--- design.v ---
`timescale 1ns/1ps
module fir(
	input			clk_100k,
	input			rst_n,
	input 	signed [8:0]	samp_in,
	output 	signed [8:0]	fir_out	
);
wire	signed [15:0]	b[0:20];
reg	signed [8:0]	samp[0:20]; 
wire signed [24:0]	mult[0:20];
wire signed [33:0]	sum;
assign b[0] = 16'h0312;
assign b[1] = 16'h03F8;
assign b[2] = 16'h0694;
assign b[3] = 16'h0AAD;
assign b[4] = 16'h0FE6;
assign b[5] = 16'h15BC;
assign b[6] = 16'h1B9F;
assign b[7] = 16'h20F9;
assign b[8] = 16'h2539;
assign b[9] = 16'h27F6;
assign b[10] = 16'h28E9;
assign b[11] = 16'h27F6;
assign b[12] = 16'h2539;
assign b[13] = 16'h20F9;
assign b[14] = 16'h1B9F;
assign b[15] = 16'h15BC;
assign b[16] = 16'h0FE6;
assign b[17] = 16'h0AAD;
assign b[18] = 16'h0694;
assign b[19] = 16'h03F8;
assign b[20] = 16'h0312;
integer i;
always @(posedge clk_100k or negedge rst_n) begin
	if(!rst_n) begin
		for(i=20;i>=0;i=i-1)begin
			samp[i] <= 0;
		end
	end
	else begin  
		for(i=20;i>0;i=i-1)begin
			samp[i] <= samp[i-1];
		end
		samp[0] <= samp_in;
	end
end
genvar j;
for(j=0;j<=20;j=j+1)begin
	assign mult[j] = $signed(samp[j])*$signed(b[j]);
end
assign sum = mult[0]+mult[1]+mult[2]+mult[3]+mult[4]+mult[5]+mult[6]+mult[7]+mult[8]+mult[9]+mult[10]+mult[11]+mult[12]+mult[13]+mult[14]+mult[15]+mult[16]+mult[17]+mult[18]+mult[19]+mult[20];
assign fir_out = sum[24:16];
endmodule
--- run.sh ---
#!/bin/bash
# the make line also repeats each setting of config.mk as NAME=value (left out here)
make -C /OpenROAD-flow-scripts/flow DESIGN_CONFIG=/design/flow/config.mk WORK_HOME=/design/flow/orfs CLKGATE_MAP_FILE= finish
--- config.mk ---
export PLATFORM = sky130hd
export DESIGN_NAME = fir
export DESIGN_NICKNAME = fir
export VERILOG_FILES = /design/flow/design.v
export SDC_FILE = /design/flow/constraint.sdc
export NUM_CORES = 4
export LEC_CHECK = 0
export CAP_MARGIN = 20
export CELL_PAD_IN_SITES_GLOBAL_PLACEMENT = 1
export CORE_ASPECT_RATIO = 1.84
export CORE_MARGIN = 9
export CORE_UTILIZATION = 68
export CTS_CLUSTER_DIAMETER = 272
export CTS_CLUSTER_SIZE = 99
export GPL_ROUTABILITY_DRIVEN = 1
export HOLD_SLACK_MARGIN = 0.27
export MIN_ROUTING_LAYER = met1
export SLEW_MARGIN = 20
--- constraint.sdc ---
create_clock -name core_clock -period 19.7 [get_ports {clk_100k}]
set_input_delay 3.9400 -clock core_clock [delete_from_list [all_inputs] [get_ports {clk_100k}]]
set_output_delay 3.9400 -clock core_clock [all_outputs]
set_load 0.01 [all_outputs]
==> results.cfg, run 1 <==
; synthesis and place-and-route metrics
[cts]
cts.repair.resized = 0
cts_tree = yes
htree_levels = 4
numCtsBuffers = 17
clock_path_buffers = 2
cts_root_buf = clkbuf_16
clk_pin_slew_ns = 0.09
cts.sinks = 189
cts_setup_buffers = 0
clk_latency_ns = 0.56
hold_buffers = 0

[place]
gp_congestion = 1.07
hpwl_um = 131000
place_ws_ns = 2.65
io_buffers = 19

[worst_setup_path]
cpPeakStageDelay_ns = 0.73
path_common_cell = fa_1
path_class = register to output port
critPathLaunchType = register
critPathMaxFanout = 6
reg2reg_from = samp[10][1]
crit_buf_inv = 10
r2r_setup_slack_ns = 18.65
cp.arrival_ns = 13.84
required_ns = 15.76
crit_slowest_cell = fa_1
rr_worst_depth = 0
r2r_end = samp[11][1]
endpoint = fir_out[8]
critPathTopFamily = adder cells
timing.critical_path.from = samp[9][0]
crit_path_end_kind = output port
path_depth = 41

[finish]
syn_to_final_growth_pct = 3.82
nNetsFinal = 7312
mi_logic_area_sq_um = 42900
fillers = 5938
seq_area_sq_um = 4730

[logic_synthesis]
top_area_cell = fa_1
synth_cells = 4978
yosysMostFrequentCell = inv_1
synth.logic.top_family = adder cells
yosysWarnings = 2
synth_area_per_cell_sq_um = 10.8
ys_cells = 4978
edf_count = 0
synth_area_sq_um = 53600
ys_sh_simple_pct = 2.97
yosysTopAreaCellShare_pct = 41.4
xor_share_pct = 3.35
async_flop_share_pct = 100
synth.top_cells.by_count = 1579 x inv_1, 1175 x ha_1, 1108 x fa_1
yosysUniqueCellTypes = 71
ys_area_sq_um = 53600
ys_seq_share_pct = 8.82
synthMuxAreaShare_pct = 0.133
ys_sh_adder_pct = 68.8
syn_nets = 7272
ys_dominant_reg_cell = dfrtp_1
ys_ff = 189
aoi_share_pct = 4.82
area_leaders = fa_1 41%, ha_1 27%, inv_1 11%

[floorplanning]
core.rowCount = 139
pin_count = 20
coreArea_sq_um = 78100
dieArea_sq_um = 89800
fp_util_pct = 68.7
die_y_um = 399
die_x_um = 225

[timing]
finalSetupViolCount = 0
fin_hold_ws_ns = 0.508
finalCritPeriodShare_pct = 90.2
slew_violations = 0
finalHoldViolations = 0
fmaxAchievable_ghz = 0.0563
min_period_ns = 17.78
grt_setup_unrepaired = no
tns_ns = 0
max-slew-margin-rel_pct = 36.0
fin_skew_ns = 0.0162
worst_pin_slew_ns = 0.953
layout_setup_ws_ns = 1.92

[min_path]
hold_depth = 0
holdPathEnd = samp[17][4]
hold_class = register to register
hp-start = samp[16][4]

[grt]
grt_pass1_wl_um = 224000
grt_max_degree = 85
antenna_found_initial = 4
grt_usage_pct = 34.8
grt_pass1_vias = 39200
gr-total-overflow = 0

[detailed_routing]
wl_per_cell_um = 24.2
drc = 0
dr.pass1.iters = 5
wl_met1_um = 47600
wl_met2_um = 76600
wl_met3_um = 5280
top_layer = met5
vias_per_cell = 5.64
wirelength_um = 146000
final_antenna_net_count = 0
drt_iter0_markers = 1642
num_vias = 33900

[status]
status = complete, no violations

[job]
tool_warnings = 134
max_cap_violations = 0
-- per-layer routing --
metal  track usage, %  vias to the layer above
met2             62.4                      831
met5                0                        -
met1             34.7                    17400
li1                 -                    15300
met4             31.2                        4
met3             4.43                      489
-- cell type report --
| class | instances | share of cell area [%] |
|---|---|---|
| multi-input cells | 3204 | 77.1 |
| inverters | 1579 | 10.6 |
| flip-flops and latches | 189 | 8.49 |
| well taps | 987 | 2.22 |
| clock buffers | 18 | 0.789 |
| repair buffers | 27 | 0.458 |
| clock inverters | 14 | 0.274 |
| diodes | 2 | 0.00899 |
-- per-stage QoR --
| step | instance area, sq um | util [%] | cells |
|---|---|---|---|
| CTS | 55700 | 71.3 | 6018 |
| detailed placement | 55100 | 70.5 | 5986 |
| finish | 55700 | 71.3 | 6020 |
| global route | 55700 | 71.3 | 6018 |
| global placement | 55100 | 70.5 | 5986 |
| floorplan | 53600 | - | 4978 |
==> inputs of run 2 (changes only) <==
Settings changed: ABC_AREA from default to 1, CELL_PAD_IN_SITES_GLOBAL_PLACEMENT 1 to default, CORE_ASPECT_RATIO 1.84 to default, CORE_MARGIN 9 to 2, CORE_UTILIZATION 68 to 72, CTS_CLUSTER_DIAMETER 272 to default, CTS_CLUSTER_SIZE 99 to 17, GPL_ROUTABILITY_DRIVEN 1 to default, HOLD_SLACK_MARGIN 0.27 to default, MAX_ROUTING_LAYER from default to met4, MIN_ROUTING_LAYER met1 to default, PLACE_DENSITY_LB_ADDON from default to 0.01, SETUP_SLACK_MARGIN from default to 0.74.
Clock period 19.7 ns to 4.5 ns, I/O delays scaled along.
==> run 2 against run 1 <==
Now fails the layout checks on setup timing. Synthesized area up 1.8%. Via count rose by 35%. Cell count is 24% higher. Global-route usage grew 20 points. Routed wire length is 42% higher. First-iteration DRC count increased to 3.7 times the previous value. Worst hold slack lost 0.12 ns. Utilization increased by 17 points. Sequential cell count is the same. Synthesized cell count up 8.3%. Highest routed layer is now met4.
==> results.cfg, run 2 <==
; synthesis and place-and-route metrics
[timing]
finalSetupViolCount = 9
fin_skew_ns = 0.0204
finalHoldViolations = 0
worst_pin_slew_ns = 0.947
max-slew-margin-rel_pct = 36.8
min_period_ns = 13.68
slew_violations = 0
fmaxAchievable_ghz = 0.0731
layout_setup_ws_ns = -9.18
grt_setup_unrepaired = yes
finalCritPeriodShare_pct = 304

[cts]
hold_buffers = 0
htree_levels = 4
cts_tree = yes
clk_latency_ns = 0.54
cts_root_buf = clkbuf_16
clock_path_buffers = 2
cts.sinks = 189
clk_pin_slew_ns = 0.09
numCtsBuffers = 17

[worst_setup_path]
cp.arrival_ns = 12.78
crit_buf_inv = 6
rr_worst_depth = 1
required_ns = 3.60
critPathLaunchType = register
endpoint = fir_out[8]
critPathMaxFanout = 3
r2r_end = samp[11][0]
critPathTopFamily = adder cells
path_common_cell = fa_1
path_depth = 37
reg2reg_from = samp[10][0]
r2r_setup_slack_ns = 3.15
cpPeakStageDelay_ns = 0.77
path_class = register to output port
crit_slowest_cell = fa_1
crit_path_end_kind = output port
timing.critical_path.from = samp[9][3]

[finish]
seq_area_sq_um = 4740
syn_to_final_growth_pct = 20.3
nNetsFinal = 8722
fillers = 3423
mi_logic_area_sq_um = 44600

[logic_synthesis]
yosysWarnings = 2
syn_nets = 7683
synth.top_cells.by_count = 1746 x inv_1, 1175 x ha_1, 1108 x fa_1
area_leaders = fa_1 41%, ha_1 27%, inv_1 12%
ys_dominant_reg_cell = dfrtp_1
synth_area_per_cell_sq_um = 10.1
aoi_share_pct = 3.76
ys_sh_adder_pct = 67.6
top_area_cell = fa_1
ys_sh_simple_pct = 4.76
synth_area_sq_um = 54600
async_flop_share_pct = 100
edf_count = 0
yosysUniqueCellTypes = 51
ys_seq_share_pct = 8.67
ys_area_sq_um = 54600
ys_cells = 5389
synth.logic.top_family = adder cells
synth_cells = 5389
yosysTopAreaCellShare_pct = 40.6
ys_ff = 189
yosysMostFrequentCell = inv_1
xor_share_pct = 3.14
synthMuxAreaShare_pct = 0

[floorplanning]
dieArea_sq_um = 78000
die_x_um = 279
fp_util_pct = 73.1
die_y_um = 279
pin_count = 20
coreArea_sq_um = 74700
core.rowCount = 100

[min_path]
hold_class = input pin to asynchronous set/reset pin

[detailed_routing]
final_antenna_net_count = 0
wirelength_um = 207000
drc = 0
drt_iter0_markers = 6147
wl_per_cell_um = 27.8
num_vias = 45900
vias_per_cell = 6.17
dr.pass1.iters = 17

[grt]
grt_max_degree = 88
gr-total-overflow = 0
grt_pass1_wl_um = 296000
grt_pass1_vias = 50100
antenna_found_initial = 29
grt_usage_pct = 54.4

[place]
place_ws_ns = -8.35
io_buffers = 19
gp_congestion = 1.09
hpwl_um = 155000

[status]
violations = setup timing
status = failed layout checks

[job]
tool_warnings = 136
max_cap_violations = 0
run 2: metrics by stage:
step | TNS [ns] | instance area [sq um] | instances | hold slack (ns) | util (%)
after global placement | -71.74 | 63900 | 7360 | 0.429 | 85.6
after detailed placement | -74.02 | 63900 | 7360 | 0.440 | 85.6
after CTS | -73.82 | 65000 | 7405 | 0.415 | 87.0
after global routing | -81.01 | 65600 | 7438 | 0.454 | 87.8
final | -80.25 | 65600 | 7445 | 0.386 | 87.9
after floorplan | -61.29 | 55100 | 5389 | 0.403 | -
run 2: per-layer routing:
| layer | GRT usage (%) | part of all wire (%) | vias up |
|---|---|---|---|
| met2 | 80.3 | 43 | 3661 |
| met5 | - | 0 | - |
| met3 | 24.5 | 15 | 1792 |
| met1 | 58.2 | 32 | 22200 |
| met4 | 39.0 | 11 | 0 |
| li1 | - | - | 18300 |
run 2: area by class of cell:
cell class,instances,area share [%]
inverter,1752,10.0
clock inverter,15,0.280
multi-input combinational,3445,68.0
antenna,35,0.133
timing repair buffer,1023,11.8
clock buffer,17,0.648
sequential,189,7.22
tap,969,1.85
run 2: timing repair:
action,in CTS,in global routing
setup buffers,13,5
resized,146,128
pin swaps,102,80
endpoints found under the setup margin,9,9
==> inputs of run 3 (changes only) <==
Settings changed: CAP_MARGIN 20 to 40, CORE_ASPECT_RATIO from default to 1.16, CTS_CLUSTER_DIAMETER from default to 178, CTS_CLUSTER_SIZE 17 to 10, HOLD_SLACK_MARGIN from default to 0.29, MAX_ROUTING_LAYER met4 to default, PLACE_DENSITY_LB_ADDON 0.01 to default, SETUP_SLACK_MARGIN 0.74 to 2.65, TNS_END_PERCENT from default to 5.
Clock period 4.5 ns to 9.16 ns, I/O delays scaled along.
==> run 3 against run 2 <==
The layout still fails its checks (setup timing). Critical endpoint unchanged. Clock skew rose by 0.0066 ns. Clock-buffer cell count unchanged. Via count shrank 7.3%. Synthesized cell count is the same.
==> results.cfg, run 3 <==
; synthesis and place-and-route metrics
[logic_synthesis]
edf_count = 0
synth.logic.top_family = adder cells
ys_seq_share_pct = 8.67
ys_ff = 189
async_flop_share_pct = 100
synth_area_sq_um = 54600
top_area_cell = fa_1
ys_sh_adder_pct = 67.6
synth_area_per_cell_sq_um = 10.1
synth_cells = 5389
yosysTopAreaCellShare_pct = 40.6
area_leaders = fa_1 41%, ha_1 27%, inv_1 12%
ys_dominant_reg_cell = dfrtp_1
yosysWarnings = 2
xor_share_pct = 3.14
ys_area_sq_um = 54600
syn_nets = 7683
aoi_share_pct = 3.76
ys_sh_simple_pct = 4.76
synthMuxAreaShare_pct = 0
yosysUniqueCellTypes = 51
synth.top_cells.by_count = 1746 x inv_1, 1175 x ha_1, 1108 x fa_1
yosysMostFrequentCell = inv_1
ys_cells = 5389

[worst_setup_path]
r2r_end = samp[10][0]
rr_worst_depth = 3
reg2reg_from = samp[9][0]
timing.critical_path.from = samp[5][3]
critPathTopFamily = adder cells
crit_path_end_kind = output port
endpoint = fir_out[8]
cp.arrival_ns = 12.04
path_common_cell = fa_1
critPathMaxFanout = 4
required_ns = 7.33
cpPeakStageDelay_ns = 0.59
crit_buf_inv = 11
r2r_setup_slack_ns = 8.17
path_depth = 42
path_class = register to output port
crit_slowest_cell = fa_2
critPathLaunchType = register

[cts]
clk_latency_ns = 0.56
clock_path_buffers = 2
cts.sinks = 189
cts_tree = yes
cts_root_buf = clkbuf_16
clk_pin_slew_ns = 0.09
hold_buffers = 0
numCtsBuffers = 17
htree_levels = 4

[grt]
grt_pass1_vias = 48100
grt_usage_pct = 46.6
grt_max_degree = 75
gr-total-overflow = 0
grt_pass1_wl_um = 267000
antenna_found_initial = 14

[timing]
finalSetupViolCount = 9
layout_setup_ws_ns = -4.72
grt_setup_unrepaired = yes
fin_skew_ns = 0.0270
max-slew-margin-rel_pct = 43.7
finalHoldViolations = 0
slew_violations = 0
fmaxAchievable_ghz = 0.0721
min_period_ns = 13.88
finalCritPeriodShare_pct = 151
worst_pin_slew_ns = 0.845

[status]
violations = setup timing
status = failed layout checks

[place]
dp.cells = 7351
hpwl_um = 146000
io_buffers = 19
gp_congestion = 1.01

[detailed_routing]
drt_iter0_markers = 3421
wl_per_cell_um = 23.8
num_vias = 42600
wirelength_um = 176000
drc = 0
vias_per_cell = 5.74
dr.pass1.iters = 10
final_antenna_net_count = 0

[finish]
postLayoutCoreUtil_pct = 87.4
final_cells = 7421
syn_to_final_growth_pct = 20.1
nNetsFinal = 8704

[min_path]
holdPathEnd = samp[12][5]
hp-start = samp[11][5]
hold_class = register to register
hold_depth = 0

[floorplanning]
die_y_um = 301
die_x_um = 260
coreArea_sq_um = 75000
pin_count = 20
core.rowCount = 108
dieArea_sq_um = 78000
fp_util_pct = 72.8

[job]
max_cap_violations = 0
tool_warnings = 138
==> run 3: final cells by class <==
type | instances | area (sq um)
Multi-Input combinational cell | 3445 | 44800
Fill cell | 3713 | 9450
Timing Repair Buffer | 1005 | 7580
Inverter | 1752 | 6580
Sequential cell | 189 | 4740
Tap cell | 990 | 1240
Clock buffer | 17 | 425
Clock inverter | 15 | 151
Antenna cell | 8 | 20.0
==> run 3: stage by stage <==
step           hold slack [ns]  setup slack, ns  cell area (sq um)  TNS, ns
2_1_floorplan            0.403            -3.26              54800   -28.84
3_3_place_gp             0.491            -4.41              63400   -38.68
3_5_place_dp             0.492            -4.60              63400   -40.46
4_1_cts                  0.476            -4.45              64900   -39.65
5_1_grt                  0.485            -4.90              65500   -43.20
6_report                 0.489            -4.72              65500   -41.19
==> run 3: what timing repair did <==
item | 4_1_cts | 5_1_grt
cloned | 0 | 0
gates resized | 199 | 117
pin swaps | 136 | 118
setup buffers | 19 | 11
hold endpoints to repair | 0 | 0
endpoints found under the setup margin | 9 | 9
==> run 3: layer usage <==
| metal | part of all wire, % | track usage (%) |
|---|---|---|
| met5 | 0.025 | 0 |
| met4 | 10 | 36.8 |
| met3 | 9.2 | 12.4 |
| met2 | 47 | 75.7 |
| met1 | 34 | 52.2 |
==> inputs of run 4 (changes only) <==
Settings changed: CAP_MARGIN 40 to 15, CORE_ASPECT_RATIO 1.16 to default, CTS_CLUSTER_DIAMETER 178 to 221, CTS_CLUSTER_SIZE 10 to default, HOLD_SLACK_MARGIN 0.29 to default, MAX_ROUTING_LAYER from default to met4, SETUP_SLACK_MARGIN 2.65 to 1.1, TNS_END_PERCENT 5 to default.
Clock period 9.16 ns to 9.74 ns, I/O delays scaled along.
==> run 4 against run 3 <==
Worst hold slack worse by 0.016 ns. Cell count shrank 0.27%. First-iteration DRC count grew 55%. Final area grew 0.80%. Highest routed layer is now met4. Synthesized area unchanged. Still fails the layout checks on setup timing. Sequential cell count unchanged. Critical path depth shrank 6. Global-route usage grew 4.1 points.
==> results.cfg, run 4 <==
; synthesis and place-and-route metrics
[cts]
cts.sinks = 189
numCtsBuffers = 17
hold_buffers = 0
htree_levels = 4
clock_path_buffers = 2
cts_root_buf = clkbuf_16
clk_pin_slew_ns = 0.09
cts_tree = yes
clk_latency_ns = 0.56

[worst_setup_path]
path_class = register to output port
reg2reg_from = samp[10][8]
crit_path_end_kind = output port
cp.arrival_ns = 12.80
critPathTopFamily = adder cells
path_depth = 36
crit_buf_inv = 5
required_ns = 7.79
endpoint = fir_out[7]
critPathMaxFanout = 6
crit_slowest_cell = o21ai_0
timing.critical_path.from = samp[5][4]
path_common_cell = fa_1
r2r_end = samp[11][8]
critPathLaunchType = register
cpPeakStageDelay_ns = 0.81
r2r_setup_slack_ns = 8.44
rr_worst_depth = 1

[floorplanning]
fp_util_pct = 73.1
die_x_um = 279
dieArea_sq_um = 78000
pin_count = 20
coreArea_sq_um = 74700
core.rowCount = 100
die_y_um = 279

[logic_synthesis]
yosysUniqueCellTypes = 51
ys_dominant_reg_cell = dfrtp_1
yosysTopAreaCellShare_pct = 40.6
area_leaders = fa_1 41%, ha_1 27%, inv_1 12%
ys_area_sq_um = 54600
ys_sh_simple_pct = 4.76
ys_sh_adder_pct = 67.6
ys_cells = 5389
synth_cells = 5389
yosysWarnings = 2
synth.logic.top_family = adder cells
synthMuxAreaShare_pct = 0
synth.top_cells.by_count = 1746 x inv_1, 1175 x ha_1, 1108 x fa_1
xor_share_pct = 3.14
async_flop_share_pct = 100
ys_seq_share_pct = 8.67
syn_nets = 7683
yosysMostFrequentCell = inv_1
synth_area_per_cell_sq_um = 10.1
synth_area_sq_um = 54600
top_area_cell = fa_1
ys_ff = 189
aoi_share_pct = 3.76
edf_count = 0

[place]
dp.cells = 7297
io_buffers = 19
dpl-instance-area_sq_um = 63400
hpwl_um = 149000
gp_congestion = 1.04

[finish]
fillers = 3338
final_cells = 7401
syn_to_final_growth_pct = 21.1
post-route-cell-area_sq_um = 66100
nNetsFinal = 8681
postLayoutCoreUtil_pct = 88.5

[timing]
worst_pin_slew_ns = 0.989
finalHoldViolations = 0
slew_violations = 0
fin_skew_ns = 0.0224
tns_ns = -42.07
fmaxAchievable_ghz = 0.0678
max-slew-margin-rel_pct = 33.4
finalCritPeriodShare_pct = 151
min_period_ns = 14.75
fin_hold_ws_ns = 0.474
grt_setup_unrepaired = yes
layout_setup_ws_ns = -5.01
finalSetupViolCount = 9

[detailed_routing]
vias_per_cell = 6.09
wl_per_cell_um = 26.9
dr.pass1.iters = 8
drc = 0
final_antenna_net_count = 0
wirelength_um = 199000
drt_iter0_markers = 5304
num_vias = 45100

[status]
status = failed layout checks
violations = setup timing

[job]
max_cap_violations = 0
tool_warnings = 142

[grt]
grt_pass1_vias = 49700
gr-total-overflow = 0
grt_usage_pct = 50.8
antenna_found_initial = 26
grt_pass1_wl_um = 281000
grt_max_degree = 102

[min_path]
hp-start = samp[15][7]
holdPathEnd = samp[16][7]
hold_class = register to register
hold_depth = 0
## run 4: area by class of cell
cell class	count	area [sq um]	share of cell area (%)
antenna	32	80.1	0.121
clock inverter	15	204	0.309
clock buffer	17	425	0.644
timing repair buffer	982	7460	11.3
multi-input combinational	3445	45400	68.7
tap	969	1210	1.83
sequential	189	4740	7.17
inverter	1752	6580	9.95
## run 4: metrics by stage
step           worst slack, ns
2_1_floorplan            -2.76
5_1_grt                  -5.20
3_5_place_dp             -4.05
3_3_place_gp             -3.85
6_report                 -5.01
4_1_cts                  -3.97
## run 4: repair_timing
item | in CTS | in global routing
gates resized | 236 | 176
endpoints found under the hold margin | 0 | 0
endpoints found under the setup margin | 9 | 9
gates cloned | 0 | 0
pin swaps | 157 | 156
buffers inserted | 18 | 22
## run 4: per-layer routing
metal | vias up | track usage, % | routed length (um) | part of all wire (%)
met3 | 1656 | 13.7 | 24000 | 12
met4 | 0 | 37.2 | 22000 | 11
met1 | 21800 | 56.0 | 65100 | 33
met2 | 3476 | 79.6 | 88100 | 44
met5 | - | - | 0 | 0
li1 | 18200 | - | - | -
==> inputs of run 5 (changes only) <==
Settings changed: CAP_MARGIN 15 to 20, CORE_UTILIZATION 72 to 66, CTS_CLUSTER_DIAMETER 221 to default, MAX_ROUTING_LAYER met4 to default, SETUP_SLACK_MARGIN 1.1 to 0.4.
Clock period 9.74 ns to 5.38 ns, I/O delays scaled along.
==> run 5 against run 4 <==
The layout still fails its checks (setup timing). Setup slack got worse by 2.6 ns. Clock-buffer cell count did not move. Final area fell by 0.40%. Routed wire length fell by 21%. Global-route usage fell by 12 points. Synthesized area did not move. Clock skew rose by 0.0036 ns.
==> results.cfg, run 5 <==
; synthesis and place-and-route metrics
[status]
status = failed layout checks
violations = setup timing

[logic_synthesis]
yosysMostFrequentCell = inv_1
ys_ff = 189
aoi_share_pct = 3.76
synth_cells = 5389
yosysUniqueCellTypes = 51
ys_sh_simple_pct = 4.76
ys_seq_share_pct = 8.67
async_flop_share_pct = 100
synth.logic.top_family = adder cells
area_leaders = fa_1 41%, ha_1 27%, inv_1 12%
synth.top_cells.by_count = 1746 x inv_1, 1175 x ha_1, 1108 x fa_1
top_area_cell = fa_1
synth_area_per_cell_sq_um = 10.1
ys_cells = 5389
ys_dominant_reg_cell = dfrtp_1
yosysTopAreaCellShare_pct = 40.6
ys_sh_adder_pct = 67.6
synth_area_sq_um = 54600
xor_share_pct = 3.14
ys_area_sq_um = 54600
synthMuxAreaShare_pct = 0
edf_count = 0
yosysWarnings = 2
syn_nets = 7683

[place]
gp_congestion = 1.04
io_buffers = 19
hpwl_um = 141000
place_ws_ns = -7.55
dpl-instance-area_sq_um = 64100

[timing]
max-slew-margin-rel_pct = 45.8
fin_hold_ws_ns = 0.429
finalSetupViolCount = 9
fin_skew_ns = 0.0261
fmaxAchievable_ghz = 0.0771
tns_ns = -67.51
grt_setup_unrepaired = yes
slew_violations = 0
finalHoldViolations = 0
worst_pin_slew_ns = 0.813
finalCritPeriodShare_pct = 241
min_period_ns = 12.96
layout_setup_ws_ns = -7.58

[worst_setup_path]
path_depth = 38
critPathMaxFanout = 5
timing.critical_path.from = samp[9][2]
reg2reg_from = samp[12][1]
required_ns = 4.30
crit_buf_inv = 11
r2r_setup_slack_ns = 4.46
endpoint = fir_out[7]
r2r_end = samp[13][1]
path_class = register to output port
critPathLaunchType = register
crit_slowest_cell = fa_2
critPathTopFamily = adder cells
path_common_cell = fa_1
crit_path_end_kind = output port
cpPeakStageDelay_ns = 0.63
cp.arrival_ns = 11.89
rr_worst_depth = 1

[floorplanning]
die_y_um = 292
pin_count = 20
fp_util_pct = 66.6
dieArea_sq_um = 85000
core.rowCount = 105
die_x_um = 292
coreArea_sq_um = 82000

[cts]
htree_levels = 4
clk_pin_slew_ns = 0.11
clock_path_buffers = 2
cts.sinks = 189
cts_root_buf = clkbuf_16
numCtsBuffers = 17
cts_tree = yes
clk_latency_ns = 0.55

[job]
max_cap_violations = 0
tool_warnings = 140

[grt]
gr-total-overflow = 0
antenna_found_initial = 11
grt_use_met1_pct = 49.0
grt_max_degree = 102
grt_pass1_vias = 44200
grt_usage_pct = 38.7
met3_usage_pct = 6.24
grt_pass1_wl_um = 245000
grt_busiest_layer = met2
grtUsageMet2_pct = 65.0

[detailed_routing]
drc = 0
num_vias = 39700
final_antenna_net_count = 0
wirelength_um = 157000
dr.pass1.iters = 5
wl_per_cell_um = 20.8
drt_iter0_markers = 2312
vias_per_cell = 5.27

[finish]
syn_to_final_growth_pct = 20.6
fillers = 5371
post-route-cell-area_sq_um = 65800
nNetsFinal = 8738

[min_path]
hold_class = input pin to asynchronous set/reset pin
[run 5: stage by stage]
step,util (%),instances
finish,80.3,7529
global route,80.3,7527
CTS,79.7,7519
detailed placement,78.2,7471
global placement,78.2,7471
floorplan,-,5389
[run 5: repair_timing]
action	CTS	global route
pin swaps	98	52
setup buffers	16	8
resized	170	81
hold buffers	0	0
endpoints found under the setup margin	9	9
[run 5: layout make-up]
| type | instances | area (sq um) | share of cell area (%) |
|---|---|---|---|
| multi-input combinational | 3445 | 44700 | 67.9 |
| clock inverter | 15 | 209 | 0.318 |
| timing repair buffer | 1039 | 7860 | 11.9 |
| tap | 1070 | 1340 | 2.03 |
| inverter | 1752 | 6580 | 9.99 |
| clock buffer | 17 | 425 | 0.646 |
| antenna | 2 | 5.00 | 0.00760 |
| sequential | 189 | 4740 | 7.20 |
[run 5: per-layer routing]
layer  vias up  wire length (um)
met4         8              9170
met3       351              9670
li1      18300                 -
met2      1085             75700
met5         -                45
met1     20000             62200
==> inputs of run 6 (changes only) <==
Settings changed: CAP_MARGIN 20 to 5, CELL_PAD_IN_SITES_GLOBAL_PLACEMENT from default to 1, CORE_ASPECT_RATIO from default to 0.84, CORE_UTILIZATION 66 to 72, CTS_CLUSTER_DIAMETER from default to 217, CTS_CLUSTER_SIZE from default to 80, GPL_ROUTABILITY_DRIVEN from default to 1, MAX_ROUTING_LAYER from default to met4, MIN_ROUTING_LAYER from default to met1, PLACE_DENSITY from default to 0.36, SETUP_SLACK_MARGIN 0.4 to default.
Clock period 5.38 ns to 12.7 ns, I/O delays scaled along.
==> run 6 against run 5 <==
Still fails the layout checks on setup timing. Final area fell by 3.0%. Die size is 8.2% lower. Clock-buffer cell count is 3 higher. Utilization grew 4.8 points. Routed wire length fell by 1.1%. Critical path depth rose by 1. Worst hold slack improved by 0.045 ns. First-iteration DRC count grew 35%. Largest cell class unchanged. Via count up 0.31%.
==> results.cfg, run 6 <==
; synthesis and place-and-route metrics
[status]
status = failed layout checks
violations = setup timing

[logic_synthesis]
async_flop_share_pct = 100
ys_dominant_reg_cell = dfrtp_1
synth.logic.top_family = adder cells
ys_sh_simple_pct = 4.76
synth_cells = 5389
aoi_share_pct = 3.76
ys_ff = 189
ys_area_sq_um = 54600
yosysUniqueCellTypes = 51
yosysMostFrequentCell = inv_1
syn_nets = 7683
yosysTopAreaCellShare_pct = 40.6
synthMuxAreaShare_pct = 0
ys_sh_adder_pct = 67.6
synth.top_cells.by_count = 1746 x inv_1, 1175 x ha_1, 1108 x fa_1
ys_seq_share_pct = 8.67
yosysWarnings = 2
edf_count = 0
synth_area_sq_um = 54600
top_area_cell = fa_1
area_leaders = fa_1 41%, ha_1 27%, inv_1 12%
xor_share_pct = 3.14
synth_area_per_cell_sq_um = 10.1
ys_cells = 5389

[cts]
hold_buffers = 0
numCtsBuffers = 17
htree_levels = 4
clk_latency_ns = 0.54
cts_root_buf = clkbuf_16
clk_pin_slew_ns = 0.09
clock_path_buffers = 2
cts_tree = yes
cts.sinks = 189

[timing]
layout_setup_ws_ns = -1.90
worst_pin_slew_ns = 0.841
min_period_ns = 14.60
finalHoldViolations = 0
grt_setup_unrepaired = yes
fmaxAchievable_ghz = 0.0685
finalCritPeriodShare_pct = 115
finalSetupViolCount = 9
max-slew-margin-rel_pct = 43.9
fin_skew_ns = 0.0153
slew_violations = 0

[detailed_routing]
wirelength_um = 155000
vias_per_cell = 5.54
num_vias = 39800
drc = 0
wl_per_cell_um = 21.6
final_antenna_net_count = 0
dr.pass1.iters = 5
drt_iter0_markers = 3124

[min_path]
hp-start = samp[15][0]
holdPathEnd = samp[16][0]
hold_depth = 0
hold_class = register to register

[place]
place_ws_ns = -1.73
hpwl_um = 134000
io_buffers = 19
gp_congestion = 1.05

[worst_setup_path]
cp.arrival_ns = 12.06
required_ns = 10.16
r2r_end = samp[9][0]
path_depth = 39
r2r_setup_slack_ns = 11.63
crit_slowest_cell = fa_1
critPathTopFamily = adder cells
crit_path_end_kind = output port
endpoint = fir_out[8]
reg2reg_from = samp[8][0]
path_common_cell = fa_1
rr_worst_depth = 0
path_class = register to output port
critPathLaunchType = register
timing.critical_path.from = samp[4][6]
critPathMaxFanout = 4
crit_buf_inv = 7
cpPeakStageDelay_ns = 0.62

[floorplanning]
dieArea_sq_um = 78000
die_y_um = 256
core.rowCount = 92
die_x_um = 304
fp_util_pct = 72.7
pin_count = 20
coreArea_sq_um = 75100

[job]
max_cap_violations = 0
tool_warnings = 137

[finish]
postLayoutCoreUtil_pct = 85.1
syn_to_final_growth_pct = 17.0
fillers = 4259
nNetsFinal = 8485
seq_area_sq_um = 4740
mi_logic_area_sq_um = 44700

[grt]
gr-total-overflow = 0
grt_pass1_wl_um = 239000
antenna_found_initial = 7
grt_usage_pct = 42.1
grt_pass1_vias = 43400
grt_max_degree = 92
-- run 6: metal layers --
layer / up-vias / global-route usage, % / wire [um]
met2: 1725 / 63.9 / 70300
met3: 516 / 7.99 / 14000
met1: 19800 / 55.0 / 61200
met4: 0 / 20.4 / 9540
met5: - / - / 0
li1: 17700 / - / -
-- run 6: metrics by stage --
step | cell area (sq um) | TNS, ns | std cells | hold slack [ns]
after floorplan | 55100 | -2.25 | 5389 | 0.403
after global placement | 62000 | -12.34 | 7125 | 0.477
after detailed placement | 62000 | -14.02 | 7125 | 0.487
after CTS | 63300 | -13.55 | 7174 | 0.488
after global routing | 63900 | -17.81 | 7191 | 0.491
final | 63900 | -15.11 | 7194 | 0.474
-- run 6: final cells by class --
| cell class | count | area share (%) |
|---|---|---|
| Antenna cell | 5 | 0.0196 |
| Clock buffer | 20 | 0.699 |
| Clock inverter | 10 | 0.243 |
| Inverter | 1752 | 10.3 |
| Multi-Input combinational cell | 3445 | 70.0 |
| Sequential cell | 189 | 7.42 |
| Tap cell | 987 | 1.93 |
| Timing Repair Buffer | 786 | 9.35 |
-- run 6: repair_timing --
item / in CTS / in global routing
endpoints found under the hold margin: 0 / 0
pin swaps: 130 / 122
gates resized: 171 / 99
setup endpoints to repair: 9 / 9
setup buffers: 19 / 16
==> inputs of run 7 (changes only) <==
Settings changed: CAP_MARGIN 5 to 15, CELL_PAD_IN_SITES_GLOBAL_PLACEMENT 1 to default, CORE_ASPECT_RATIO 0.84 to default, CTS_CLUSTER_DIAMETER 217 to 221, CTS_CLUSTER_SIZE 80 to default, GPL_ROUTABILITY_DRIVEN 1 to default, MAX_ROUTING_LAYER met4 to default, MIN_ROUTING_LAYER met1 to default, PLACE_DENSITY 0.36 to 0.35, SETUP_SLACK_MARGIN from default to 3.72.
Clock period 12.7 ns to 13.4 ns, I/O delays scaled along.
==> run 7 against run 6 <==
Still fails the layout checks on setup timing. Via count barely moved. Utilization fell by 0.43 points. Setup slack improved by 0.81 ns. Clock-buffer cell count did not move. Critical path depth rose by 1. Sequential share of layout area rose by 0.065 points. Die size barely moved. First-iteration DRC count fell by 3.9%. Critical endpoint unchanged. Highest routed layer is now met5.
==> results.cfg, run 7 <==
; synthesis and place-and-route metrics
[worst_setup_path]
path_common_cell = fa_1
path_class = register to output port
r2r_setup_slack_ns = 12.33
crit_path_end_kind = output port
crit_slowest_cell = fa_2
critPathMaxFanout = 4
rr_worst_depth = 0
critPathTopFamily = adder cells
required_ns = 10.72
crit_buf_inv = 11
reg2reg_from = samp[10][8]
cp.arrival_ns = 11.82
r2r_end = samp[11][8]
timing.critical_path.from = samp[5][4]
critPathLaunchType = register
path_depth = 40
cpPeakStageDelay_ns = 0.58
endpoint = fir_out[8]

[place]
hpwl_um = 139000
io_buffers = 19
gp_congestion = 1.01
place_ws_ns = -1.14

[cts]
clock_path_buffers = 2
numCtsBuffers = 17
hold_buffers = 0
clk_pin_slew_ns = 0.09
cts.sinks = 189
cts_root_buf = clkbuf_16
clk_latency_ns = 0.55
htree_levels = 4
cts_tree = yes

[min_path]
holdPathEnd = samp[16][7]
hold_depth = 0
hp-start = samp[15][7]
hold_class = register to register

[timing]
max-slew-margin-rel_pct = 44.0
finalCritPeriodShare_pct = 108
worst_pin_slew_ns = 0.839
min_period_ns = 14.50
finalHoldViolations = 0
fmaxAchievable_ghz = 0.0690
layout_setup_ws_ns = -1.10
finalSetupViolCount = 9
slew_violations = 0
grt_setup_unrepaired = yes
fin_skew_ns = 0.0330
fin_hold_ws_ns = 0.457

[floorplanning]
coreArea_sq_um = 74700
fp_util_pct = 73.1
dieArea_sq_um = 78000
die_y_um = 279
core.rowCount = 100
pin_count = 20
die_x_um = 279

[finish]
fillers = 4130
seq_area_sq_um = 4740
nNetsFinal = 8419
mi_logic_area_sq_um = 44700
syn_to_final_growth_pct = 15.9

[detailed_routing]
final_antenna_net_count = 0
num_vias = 39800
wirelength_um = 158000
drc = 0
wl_per_cell_um = 22.2
dr.pass1.iters = 6
drt_iter0_markers = 3002
vias_per_cell = 5.60

[logic_synthesis]
synthMuxAreaShare_pct = 0
xor_share_pct = 3.14
yosysWarnings = 2
synth_cells = 5389
ys_dominant_reg_cell = dfrtp_1
yosysMostFrequentCell = inv_1
ys_cells = 5389
area_leaders = fa_1 41%, ha_1 27%, inv_1 12%
aoi_share_pct = 3.76
edf_count = 0
async_flop_share_pct = 100
synth_area_per_cell_sq_um = 10.1
synth.logic.top_family = adder cells
top_area_cell = fa_1
ys_area_sq_um = 54600
ys_seq_share_pct = 8.67
ys_sh_adder_pct = 67.6
syn_nets = 7683
synth_area_sq_um = 54600
yosysUniqueCellTypes = 51
synth.top_cells.by_count = 1746 x inv_1, 1175 x ha_1, 1108 x fa_1
ys_ff = 189
ys_sh_simple_pct = 4.76
yosysTopAreaCellShare_pct = 40.6

[grt]
grt_pass1_vias = 45100
grt_max_degree = 87
grt_pass1_wl_um = 245000
gr-total-overflow = 0
grt_usage_pct = 42.4
antenna_found_initial = 6

[job]
max_cap_violations = 0
tool_warnings = 138

[status]
violations = setup timing
status = failed layout checks
-- run 7: area by class of cell --
type	instances	area share, %
Clock buffer	20	0.706
Inverter	1752	10.4
Multi-Input combinational cell	3445	70.6
Sequential cell	189	7.49
Antenna cell	3	0.0119
Tap cell	969	1.92
Timing Repair Buffer	720	8.63
Clock inverter	12	0.241
-- run 7: per-stage QoR --
step                TNS [ns]  cells  area, sq um  util [%]
finish                 -8.72   7110        63200      84.7
global placement       -7.64   7042        61500      82.3
floorplan                  0   5389        55100         -
global route          -11.33   7107        63200      84.7
CTS                    -9.19   7090        62600      83.8
detailed placement     -8.99   7042        61500      82.3
-- run 7: repair_timing --
action,4_1_cts,5_1_grt
endpoints found under the setup margin,9,9
resized,136,116
buffers inserted,16,17
pin swaps,121,103
-- run 7: per-layer routing --
metal / track usage, % / wire length [um]
met3: 8.78 / 12700
met5: 0 / 49
met1: 52.1 / 58900
met4: 24.9 / 11100
met2: 69.7 / 74900
==> inputs of run 8 (changes only) <==
Settings changed: CAP_MARGIN 15 to 20, CORE_ASPECT_RATIO from default to 0.71, CTS_CLUSTER_DIAMETER 221 to 371, CTS_CLUSTER_SIZE from default to 98, HOLD_SLACK_MARGIN from default to 0.3, PLACE_DENSITY 0.35 to default, SETUP_SLACK_MARGIN 3.72 to default, TNS_END_PERCENT from default to 5.
Clock period 13.4 ns to 9.16 ns, I/O delays scaled along.
==> run 8 against run 7 <==
Worst hold slack better by 0.022 ns. Critical path type unchanged. Clock skew decreased by 0.0080 ns. Sequential share of layout area is 0.25 points lower. Largest cell class unchanged. Still fails the layout checks on setup timing. Critical path depth is 2 lower. Clock-buffer cell count down 2. Setup slack lost 3.8 ns.
==> results.cfg, run 8 <==
; synthesis and place-and-route metrics
[detailed_routing]
vias_per_cell = 5.69
wl_per_cell_um = 24.1
num_vias = 42400
dr.pass1.iters = 6
wirelength_um = 180000
final_antenna_net_count = 0
drt_iter0_markers = 4073
drc = 0

[finish]
post-route-cell-area_sq_um = 65400
mi_logic_area_sq_um = 44400
postLayoutCoreUtil_pct = 86.7
nNetsFinal = 8736
syn_to_final_growth_pct = 19.8
fillers = 3885
seq_area_sq_um = 4730

[min_path]
hold_class = register to register
hp-start = samp[4][6]
hold_depth = 0
holdPathEnd = samp[5][6]

[worst_setup_path]
critPathMaxFanout = 4
cp.arrival_ns = 12.22
cpPeakStageDelay_ns = 0.62
crit_buf_inv = 10
critPathLaunchType = register
r2r_setup_slack_ns = 8.16
path_depth = 38
rr_worst_depth = 2
critPathTopFamily = adder cells
timing.critical_path.from = samp[11][2]
crit_path_end_kind = output port
path_common_cell = fa_1
endpoint = fir_out[7]
required_ns = 7.33
reg2reg_from = samp[17][1]
path_class = register to output port
r2r_end = samp[18][1]
crit_slowest_cell = fa_2

[status]
violations = setup timing
status = failed layout checks

[place]
gp_congestion = 1.09
hpwl_um = 156000
dpl-instance-area_sq_um = 63800
io_buffers = 19

[logic_synthesis]
xor_share_pct = 3.14
synthMuxAreaShare_pct = 0
synth.logic.top_family = adder cells
synth_cells = 5389
synth_area_per_cell_sq_um = 10.1
yosysUniqueCellTypes = 51
ys_sh_simple_pct = 4.76
yosysMostFrequentCell = inv_1
ys_dominant_reg_cell = dfrtp_1
edf_count = 0
ys_area_sq_um = 54600
synth_area_sq_um = 54600
yosysWarnings = 2
top_area_cell = fa_1
ys_seq_share_pct = 8.67
yosysTopAreaCellShare_pct = 40.6
ys_ff = 189
aoi_share_pct = 3.76
area_leaders = fa_1 41%, ha_1 27%, inv_1 12%
syn_nets = 7683
async_flop_share_pct = 100
ys_sh_adder_pct = 67.6
ys_cells = 5389
synth.top_cells.by_count = 1746 x inv_1, 1175 x ha_1, 1108 x fa_1

[timing]
min_period_ns = 14.05
grt_setup_unrepaired = yes
fin_hold_ws_ns = 0.479
worst_pin_slew_ns = 1.10
layout_setup_ws_ns = -4.89
fin_skew_ns = 0.0251
finalSetupViolCount = 9
max-slew-margin-rel_pct = 26.8
finalCritPeriodShare_pct = 153
finalHoldViolations = 0
fmaxAchievable_ghz = 0.0712
slew_violations = 0

[floorplanning]
coreArea_sq_um = 75400
dieArea_sq_um = 78000
fp_util_pct = 72.4
die_y_um = 236
core.rowCount = 85
pin_count = 20
die_x_um = 331

[grt]
antenna_found_initial = 7
grt_usage_pct = 48.2
gr-total-overflow = 0
grt_pass1_vias = 46800
grt_pass1_wl_um = 273000
grt_max_degree = 72

[cts]
cts_root_buf = clkbuf_16
cts_tree = yes
clk_latency_ns = 0.55
cts.sinks = 189
htree_levels = 4
clock_path_buffers = 2
numCtsBuffers = 17
clk_pin_slew_ns = 0.08

[job]
tool_warnings = 137
max_cap_violations = 0
==> run 8: cell type report <==
| class | instances | area share (%) |
|---|---|---|
| tap | 1000 | 1.91 |
| multi-input combinational | 3445 | 67.9 |
| sequential | 189 | 7.24 |
| antenna | 3 | 0.0115 |
| clock buffer | 18 | 0.656 |
| timing repair buffer | 1037 | 12.0 |
| clock inverter | 14 | 0.245 |
| inverter | 1752 | 10.1 |
==> run 8: through the flow <==
step,setup WS [ns],std cells,setup TNS (ns)
6_report,-4.89,7458,-42.58
5_1_grt,-5.10,7455,-45.04
4_1_cts,-4.58,7453,-40.24
3_5_place_dp,-4.73,7410,-40.70
3_3_place_gp,-4.52,7410,-39.45
2_1_floorplan,-3.26,5389,-28.84
==> run 8: what timing repair did <==
action                     CTS  global route
hold buffers                 0             0
setup buffers               11             2
pin swaps                   99            50
setup endpoints to repair    9             9
resized                    163            51
==> run 8: routing by layer <==
metal / up-vias / global-route usage, % / routed length (um)
li1: 18300 / - / -
met2: 2387 / 70.4 / 76700
met3: 574 / 19.3 / 25300
met1: 21200 / 63.9 / 67900
met5: - / 0 / 62
met4: 10 / 21.1 / 9640
==> inputs of run 9 (changes only) <==
Settings changed: CAP_MARGIN 20 to 15, CORE_ASPECT_RATIO 0.71 to default, CTS_CLUSTER_DIAMETER 371 to 376, HOLD_SLACK_MARGIN 0.3 to default, PLACE_DENSITY from default to 0.4.
Clock period 9.16 ns to 12.9 ns, I/O delays scaled along.
==> run 9 against run 8 <==
Still fails the layout checks on setup timing. First-iteration DRC count decreased by 37%. Sequential cell count unchanged. Highest routed layer unchanged. Global-route usage fell by 7.0 points. Largest cell class unchanged. Die size hardly changed.
==> results.cfg, run 9 <==
; synthesis and place-and-route metrics
[floorplanning]
die_y_um = 279
coreArea_sq_um = 74700
pin_count = 20
fp_util_pct = 73.1
dieArea_sq_um = 78000
core.rowCount = 100
die_x_um = 279

[worst_setup_path]
crit_slowest_cell = fa_2
r2r_setup_slack_ns = 11.80
crit_path_end_kind = output port
path_class = register to output port
r2r_end = samp[11][8]
reg2reg_from = samp[10][8]
critPathMaxFanout = 3
path_common_cell = fa_1
timing.critical_path.from = samp[4][0]
critPathLaunchType = register
cp.arrival_ns = 11.82
critPathTopFamily = adder cells
required_ns = 10.32
path_depth = 40
endpoint = fir_out[8]
cpPeakStageDelay_ns = 0.63
crit_buf_inv = 10
rr_worst_depth = 0

[detailed_routing]
num_vias = 39500
dr.pass1.iters = 8
final_antenna_net_count = 0
wl_per_cell_um = 21.3
wirelength_um = 152000
vias_per_cell = 5.52
drt_iter0_markers = 2566
drc = 0

[min_path]
hold_depth = 0
hold_class = register to register
holdPathEnd = samp[12][3]
hp-start = samp[11][3]

[timing]
worst_pin_slew_ns = 0.824
fin_skew_ns = 0.0218
max-slew-margin-rel_pct = 45.1
finalSetupViolCount = 9
grt_setup_unrepaired = yes
finalHoldViolations = 0
fmaxAchievable_ghz = 0.0694
finalCritPeriodShare_pct = 112
layout_setup_ws_ns = -1.50
min_period_ns = 14.40
slew_violations = 0

[cts]
clk_latency_ns = 0.53
htree_levels = 4
cts_root_buf = clkbuf_16
clock_path_buffers = 2
cts.sinks = 189
hold_buffers = 0
numCtsBuffers = 17
cts_tree = yes
clk_pin_slew_ns = 0.08

[logic_synthesis]
synth_area_sq_um = 54600
syn_nets = 7683
xor_share_pct = 3.14
ys_sh_simple_pct = 4.76
synth.logic.top_family = adder cells
yosysTopAreaCellShare_pct = 40.6
synthMuxAreaShare_pct = 0
async_flop_share_pct = 100
ys_seq_share_pct = 8.67
ys_area_sq_um = 54600
synth_area_per_cell_sq_um = 10.1
yosysWarnings = 2
top_area_cell = fa_1
synth_cells = 5389
yosysUniqueCellTypes = 51
area_leaders = fa_1 41%, ha_1 27%, inv_1 12%
ys_cells = 5389
yosysMostFrequentCell = inv_1
ys_sh_adder_pct = 67.6
ys_dominant_reg_cell = dfrtp_1
edf_count = 0
ys_ff = 189
aoi_share_pct = 3.76
synth.top_cells.by_count = 1746 x inv_1, 1175 x ha_1, 1108 x fa_1

[place]
io_buffers = 19
place_ws_ns = -1.62
gp_congestion = 1.00
dp.cells = 7098
dpl-instance-area_sq_um = 61600
hpwl_um = 135000

[job]
max_cap_violations = 0
tool_warnings = 137

[grt]
grt_usage_pct = 41.2
grt_max_degree = 75
gr-total-overflow = 0
grt_pass1_wl_um = 239000
grt_pass1_vias = 44100
antenna_found_initial = 8

[finish]
post-route-cell-area_sq_um = 63500
syn_to_final_growth_pct = 16.3
seq_area_sq_um = 4740
mi_logic_area_sq_um = 44500
fillers = 4124
final_cells = 7152
nNetsFinal = 8462

[status]
violations = setup timing
status = failed layout checks
run 9: metal layers:
layer | wire length, um | GRT usage [%] | vias up
met5 | 22 | 0 | -
met4 | 10500 | 23.3 | 4
met2 | 71300 | 66.8 | 1388
li1 | - | - | 17700
met3 | 11800 | 8.92 | 502
met1 | 58400 | 51.8 | 19900
run 9: area by class of cell:
type                            count  area share [%]
Antenna cell                        2         0.00789
Clock buffer                       17           0.670
Clock inverter                     15           0.329
Inverter                         1752            10.4
Multi-Input combinational cell   3445            70.2
Sequential cell                   189            7.46
Tap cell                          969            1.91
Timing Repair Buffer              763            9.07
run 9: what timing repair did:
action                                  4_1_cts  5_1_grt
endpoints found under the setup margin        9        9
setup buffers                                10       10
resized                                     114      143
pin swaps                                    58       99
run 9: through the flow:
stage | hold WS [ns] | util (%) | TNS [ns]
after global routing | 0.484 | 84.9 | -15.10
after global placement | 0.477 | 82.5 | -11.17
after floorplan | 0.403 | - | -1.91
final | 0.480 | 84.9 | -12.52
after CTS | 0.499 | 83.9 | -12.37
after detailed placement | 0.478 | 82.5 | -13.32
==> inputs of run 10 (changes only) <==
Settings changed: CAP_MARGIN 15 to 20, CELL_PAD_IN_SITES_GLOBAL_PLACEMENT from default to 1, CORE_ASPECT_RATIO from default to 1.43, CTS_CLUSTER_DIAMETER 376 to 217, CTS_CLUSTER_SIZE 98 to 13, GPL_ROUTABILITY_DRIVEN from default to 1, MAX_ROUTING_LAYER from default to met4, MIN_ROUTING_LAYER from default to met1, PLACE_DENSITY 0.4 to default, PLACE_DENSITY_LB_ADDON from default to 0.21, SETUP_SLACK_MARGIN from default to 2.25, TNS_END_PERCENT 5 to default.
Clock period 12.9 ns to 12.7 ns, I/O delays scaled along.
==> run 10 against run 9 <==
Still fails the layout checks on setup timing. Cell count rose by 0.66%. Non-clock buffer count rose by 23. Worst hold slack got worse by 0.017 ns. Global-route usage rose by 6.4 points. Critical path type unchanged. Setup slack got worse by 0.55 ns. Register-to-register slack got worse by 0.14 ns. Critical endpoint is now fir_out[7]. Synthesized cell count did not move.
==> results.cfg, run 10 <==
; synthesis and place-and-route metrics
[worst_setup_path]
endpoint = fir_out[7]
rr_worst_depth = 0
critPathLaunchType = register
crit_path_end_kind = output port
timing.critical_path.from = samp[11][1]
required_ns = 10.16
path_depth = 38
critPathTopFamily = adder cells
cpPeakStageDelay_ns = 0.67
path_common_cell = fa_1
critPathMaxFanout = 4
r2r_setup_slack_ns = 11.66
cp.arrival_ns = 12.21
r2r_end = samp[11][8]
crit_buf_inv = 5
crit_slowest_cell = fa_2
path_class = register to output port
reg2reg_from = samp[10][8]

[detailed_routing]
wirelength_um = 169000
drt_iter0_markers = 2516
dr.pass1.iters = 5
drc = 0
vias_per_cell = 5.67
wl_per_cell_um = 23.4
num_vias = 40800
final_antenna_net_count = 0

[min_path]
hold_depth = 0
hp-start = samp[11][3]
hold_class = register to register
holdPathEnd = samp[12][3]

[cts]
cts.sinks = 189
clock_path_buffers = 2
hold_buffers = 0
cts_tree = yes
cts_root_buf = clkbuf_16
numCtsBuffers = 17
htree_levels = 4
clk_latency_ns = 0.54
clk_pin_slew_ns = 0.08

[floorplanning]
dieArea_sq_um = 78000
die_x_um = 234
die_y_um = 333
coreArea_sq_um = 74900
fp_util_pct = 72.8
core.rowCount = 120
pin_count = 20

[job]
max_cap_violations = 0
tool_warnings = 135

[finish]
fillers = 4183
postLayoutCoreUtil_pct = 85.2
syn_to_final_growth_pct = 17.0
nNetsFinal = 8485
post-route-cell-area_sq_um = 63800

[timing]
fin_skew_ns = 0.0171
slew_violations = 0
finalCritPeriodShare_pct = 116
max-slew-margin-rel_pct = 35.9
tns_ns = -15.54
min_period_ns = 14.75
worst_pin_slew_ns = 0.961
finalHoldViolations = 0
grt_setup_unrepaired = yes
finalSetupViolCount = 9
fmaxAchievable_ghz = 0.0678
layout_setup_ws_ns = -2.05

[grt]
grt_max_degree = 66
grt_usage_pct = 47.6
grt_pass1_vias = 46600
grt_pass1_wl_um = 259000
antenna_found_initial = 23
gr-total-overflow = 0

[logic_synthesis]
syn_nets = 7683
ys_sh_simple_pct = 4.76
top_area_cell = fa_1
aoi_share_pct = 3.76
yosysTopAreaCellShare_pct = 40.6
ys_area_sq_um = 54600
ys_seq_share_pct = 8.67
synth.top_cells.by_count = 1746 x inv_1, 1175 x ha_1, 1108 x fa_1
xor_share_pct = 3.14
yosysMostFrequentCell = inv_1
synth_cells = 5389
edf_count = 0
ys_sh_adder_pct = 67.6
yosysWarnings = 2
synth_area_per_cell_sq_um = 10.1
area_leaders = fa_1 41%, ha_1 27%, inv_1 12%
async_flop_share_pct = 100
yosysUniqueCellTypes = 51
synth_area_sq_um = 54600
synthMuxAreaShare_pct = 0
ys_dominant_reg_cell = dfrtp_1
ys_ff = 189
synth.logic.top_family = adder cells
ys_cells = 5389

[status]
violations = setup timing
status = failed layout checks

[place]
dpl-instance-area_sq_um = 62100
hpwl_um = 141000
io_buffers = 19
gp_congestion = 1.18
place_ws_ns = -1.91
==> run 10: layout make-up <==
class                   instances  area, sq um  area share [%]
diodes                         19         47.5          0.0745
flip-flops and latches        189         4740            7.42
clock inverters                15          153           0.239
inverters                    1752         6580            10.3
multi-input cells            3445        44700            70.0
clock buffers                  17          425           0.666
well taps                     976         1220            1.91
repair buffers                786         5960            9.34
==> run 10: routing by layer <==
layer	global-route usage [%]	wire length, um
met3	18.2	15300
met1	47.1	54000
met4	41.7	19400
met2	72.5	79900
met5	-	0
==> run 10: repair_timing <==
action | in CTS | in global routing
gates cloned | 0 | 0
buffers inserted | 14 | 6
pin swaps | 102 | 129
gates resized | 125 | 163
setup endpoints to repair | 9 | 9
==> run 10: through the flow <==
| stage | hold WS [ns] | std cells |
|---|---|---|
| floorplan | 0.403 | 5389 |
| global placement | 0.460 | 7128 |
| detailed placement | 0.472 | 7128 |
| CTS | 0.490 | 7174 |
| global route | 0.484 | 7198 |
| finish | 0.463 | 7199 |
==> inputs of run 11 (changes only) <==
Settings changed: CAP_MARGIN 20 to 15, CELL_PAD_IN_SITES_GLOBAL_PLACEMENT 1 to default, CORE_ASPECT_RATIO 1.43 to default, CTS_CLUSTER_DIAMETER 217 to 376, CTS_CLUSTER_SIZE 13 to 98, GPL_ROUTABILITY_DRIVEN 1 to default, MAX_ROUTING_LAYER met4 to default, MIN_ROUTING_LAYER met1 to default, PLACE_DENSITY from default to 0.4, PLACE_DENSITY_LB_ADDON 0.21 to default, SETUP_SLACK_MARGIN 2.25 to -1.48.
Clock period 12.7 ns to 14.4 ns, I/O delays scaled along.
==> run 11 against run 10 <==
The layout still fails its checks (setup timing). Critical endpoint is now fir_out[8]. Highest routed layer unchanged. Die size hardly changed. Critical path type unchanged. Critical path depth is 10 higher. Synthesized cell count stayed put. First-iteration DRC count is 1.3% lower.
==> results.cfg, run 11 <==
; synthesis and place-and-route metrics
[grt]
grt_usage_pct = 39.8
grt_pass1_wl_um = 230000
gr-total-overflow = 0
grt_pass1_vias = 41600
grt_max_degree = 68
antenna_found_initial = 4

[detailed_routing]
dr.pass1.iters = 8
final_antenna_net_count = 0
drt_iter0_markers = 2483
drc = 0
wirelength_um = 146000
insertedDiodeCount = 0
num_vias = 37700
vias_per_cell = 5.56
wl_per_cell_um = 21.5

[floorplanning]
coreArea_sq_um = 74700
core.rowCount = 100
die_y_um = 279
pin_count = 20
fp_util_pct = 73.1
dieArea_sq_um = 78000
die_x_um = 279

[timing]
layout_setup_ws_ns = -0.939
finalSetupViolCount = 9
fmaxAchievable_ghz = 0.0652
finalCritPeriodShare_pct = 107
slew_violations = 0
min_period_ns = 15.34
finalHoldViolations = 0
fin_skew_ns = 0.0221
tns_ns = -7.83
max-slew-margin-rel_pct = 39.3
worst_pin_slew_ns = 0.910

[worst_setup_path]
r2r_end = samp[11][8]
crit_slowest_cell = fa_1
required_ns = 11.52
critPathMaxFanout = 4
endpoint = fir_out[8]
path_class = register to output port
cpPeakStageDelay_ns = 0.58
timing.critical_path.from = samp[4][0]
r2r_setup_slack_ns = 13.36
crit_buf_inv = 11
critPathLaunchType = register
crit_path_end_kind = output port
path_depth = 48
critPathTopFamily = adder cells
reg2reg_from = samp[10][8]
rr_worst_depth = 0
cp.arrival_ns = 12.46

[status]
status = failed layout checks
violations = setup timing

[logic_synthesis]
edf_count = 0
ys_cells = 5389
synth_area_per_cell_sq_um = 10.1
aoi_share_pct = 3.76
async_flop_share_pct = 100
synth_cells = 5389
yosysMostFrequentCell = inv_1
ys_sh_simple_pct = 4.76
syn_nets = 7683
ys_seq_share_pct = 8.67
xor_share_pct = 3.14
yosysUniqueCellTypes = 51
synthMuxAreaShare_pct = 0
yosysTopAreaCellShare_pct = 40.6
ys_sh_adder_pct = 67.6
synth_area_sq_um = 54600
ys_ff = 189
area_leaders = fa_1 41%, ha_1 27%, inv_1 12%
synth.logic.top_family = adder cells
ys_area_sq_um = 54600
ys_dominant_reg_cell = dfrtp_1
synth.top_cells.by_count = 1746 x inv_1, 1175 x ha_1, 1108 x fa_1
top_area_cell = fa_1
yosysWarnings = 2

[cts]
clock_path_buffers = 2
cts_tree = yes
cts_setup_buffers = 0
numCtsBuffers = 17
clk_pin_slew_ns = 0.08
clk_latency_ns = 0.53
cts.sinks = 189
htree_levels = 4
hold_buffers = 0
cts_root_buf = clkbuf_16

[finish]
syn_to_final_growth_pct = 8.92
final_cells = 6783
postLayoutCoreUtil_pct = 79.6
nNetsFinal = 8095

[place]
gp_congestion = 1.04
io_buffers = 19
dp.cells = 6751
hpwl_um = 132000

[min_path]
holdPathEnd = samp[10][4]
hold_depth = 0
hold_class = register to register
hp-start = samp[9][4]

[job]
max_cap_violations = 0
tool_warnings = 134
==> run 11: per-layer routing <==
layer,part of all wire [%],GRT usage (%),up-vias,wire length [um]
met4,6.3,21.1,0,9120
met3,6.6,5.84,385,9640
met5,0,0,-,0
li1,-,-,17000,-
met1,40,52.4,19000,58600
met2,47,64.5,1327,68400
==> run 11: area by class of cell <==
cell class / count / area [sq um]
Sequential cell: 189 / 4730
Fill cell: 4833 / 15300
Clock inverter: 14 / 175
Clock buffer: 18 / 429
Multi-Input combinational cell: 3445 / 43300
Timing Repair Buffer: 396 / 3030
Inverter: 1752 / 6580
Tap cell: 969 / 1210
==> run 11: metrics by stage <==
| stage | cell area, sq um | worst slack [ns] | hold slack [ns] |
|---|---|---|---|
| 3_5_place_dp | 58800 | -0.440 | 0.461 |
| 4_1_cts | 59400 | -1.03 | 0.475 |
| 3_3_place_gp | 58800 | -0.308 | 0.463 |
| 5_1_grt | 59400 | -1.44 | 0.492 |
| 6_report | 59400 | -0.939 | 0.477 |
| 2_1_floorplan | 54600 | 0.686 | 0.403 |
==> run 11: timing repair <==
action | in CTS | in global routing
setup endpoints to repair | 0 | 6
gates resized | 0 | 8
endpoints found under the hold margin | 0 | 0
